run A:
## clock
module clock(
    input clk,
    input rst,
    input adjust, up, up_ten,
    input h24, world_clock,
    input usa, england, spain,
    input sw_stopwatch,
    input sw_timer,
    input sw_alarm_set,
    input btn_stp_start,
    input btn_stp_reset,
    input btn_alarm_toggle,
    input btn_alarm_stop,
    output [7:0] seg_data, seg_com, seg7,
    output am, pm,
    output led4, led6, led8, 
    output LCD_RS, LCD_RW, LCD_E,
    output [7:0] LCD_DATA,
    output [3:0] rgb_r,
    output piezo_out 
    );
export LEC_CHECK = 0
export ABC_AREA = 1
export CAP_MARGIN = 20
export CORE_MARGIN = 2
export CORE_UTILIZATION = 72
export CTS_CLUSTER_DIAMETER = 206
export CTS_CLUSTER_SIZE = 14
export PLACE_DENSITY_LB_ADDON = 0.27
export SETUP_SLACK_MARGIN = 2.39
export SLEW_MARGIN = 20
export TNS_END_PERCENT = 80
create_clock -name core_clock -period 14.0 [get_ports {clk}]
run.sh (not shown) runs the stock make flow with config.mk's settings and CLKGATE_MAP_FILE=.
Run A had finished all stages when the layout checks came back failing, citing negative setup slack.
The following lists how run B was set up differently from run A:
- a deleted TNS_END_PERCENT that had been 80
- a change of CTS_CLUSTER_SIZE from 14 to 96
- a deleted CTS_CLUSTER_DIAMETER that had been 206
- a change of CAP_MARGIN from 20 to 10
- a deleted PLACE_DENSITY_LB_ADDON that had been 0.27
- a deleted SETUP_SLACK_MARGIN that had been 2.39
- a change of the clock period (ns, I/O delays scaled along) from 14.0 to 10.4
## What came out
- Completing all stages was not enough for run B: its layout failed the final checks because of negative setup slack.
- For the arrival time reported for the critical path endpoint, run B came in 1640 ps lower than run A did.
- Relative to run A, final-layout fill cell count decreased by about 10% in run B.
- In the flow results for run A and run B, the final worst slack is smaller on run B.
- Run A → run B: critical path depth has increased; number of nets in the finished design has increased; pin count of the biggest net entering global routing has increased.
Input changes introduced in run C (baseline for comparison: run B):
- CAP_MARGIN now 20, was 10
- CTS_CLUSTER_SIZE no longer set, was 96
- CORE_UTILIZATION now 40, was 72
- ABC_AREA no longer set, was 1
- the clock period (ns, I/O delays scaled along) now 18.6, was 10.4
## What came out
Compared with run B, run C shows routed length on met2 that has gone down by more than 10%. Of run B and run C, only run C finishes the flow clean. Run B: flow complete, layout not clean; failing: negative setup slack. Run C vs. run B: cell depth of the worst flop-to-flop path went down by 7. Fraction of the mapped netlist area in compound gates delta for run C relative to run B: 6.8 points higher. Final worst hold slack: run C worse than run B. Run B → run C: worst-skew pair later-pin latency shrank by 30 ps; netlist area before placement held steady; post-DP HPWL shrank by about 3.7%; wire length shrank by 20%. In the flow results for run C and run B, the share of the final layout cell area in multi-input gates is larger on run C.
Edits applied to the flow inputs when going from run C to run D:
- an added SETUP_SLACK_MARGIN of 2.28
- an added CELL_PAD_IN_SITES_GLOBAL_PLACEMENT of 0
- a change of CAP_MARGIN from 20 to 0
- an added CTS_CLUSTER_SIZE of 44
- an added MAX_ROUTING_LAYER of met4
- a change of the clock period (ns, I/O delays scaled along) from 18.6 to 29.3
--- outcome ---
| met1 wire length | run D vs run C | 590 um higher |. On run D: setup slack after layout is 6470 ps higher than what run C gave. Wire: run D routes more than run C.
For run E, these inputs were changed with respect to run D:
- changing CORE_UTILIZATION from 40 to 72
- removing SETUP_SLACK_MARGIN (formerly 2.28)
- changing CTS_CLUSTER_SIZE from 44 to 22
- removing CELL_PAD_IN_SITES_GLOBAL_PLACEMENT (formerly 0)
- changing CAP_MARGIN from 0 to 20
- removing MAX_ROUTING_LAYER (formerly met4)
- changing the clock period (ns, I/O delays scaled along) from 29.3 to 11.7
Notes after the runs:
- Finished, but not clean: run E, with negative setup slack.
- Diff run D -> run E: area of all placed cells without fillers increased by about 11% relative to the old numbers, total cells reported by yosys after synthesis closely matched the old numbers.
- Per the comparison of run E with run D, global-route wire length before repair went up, layout-stage area growth over the synthesis result went up.
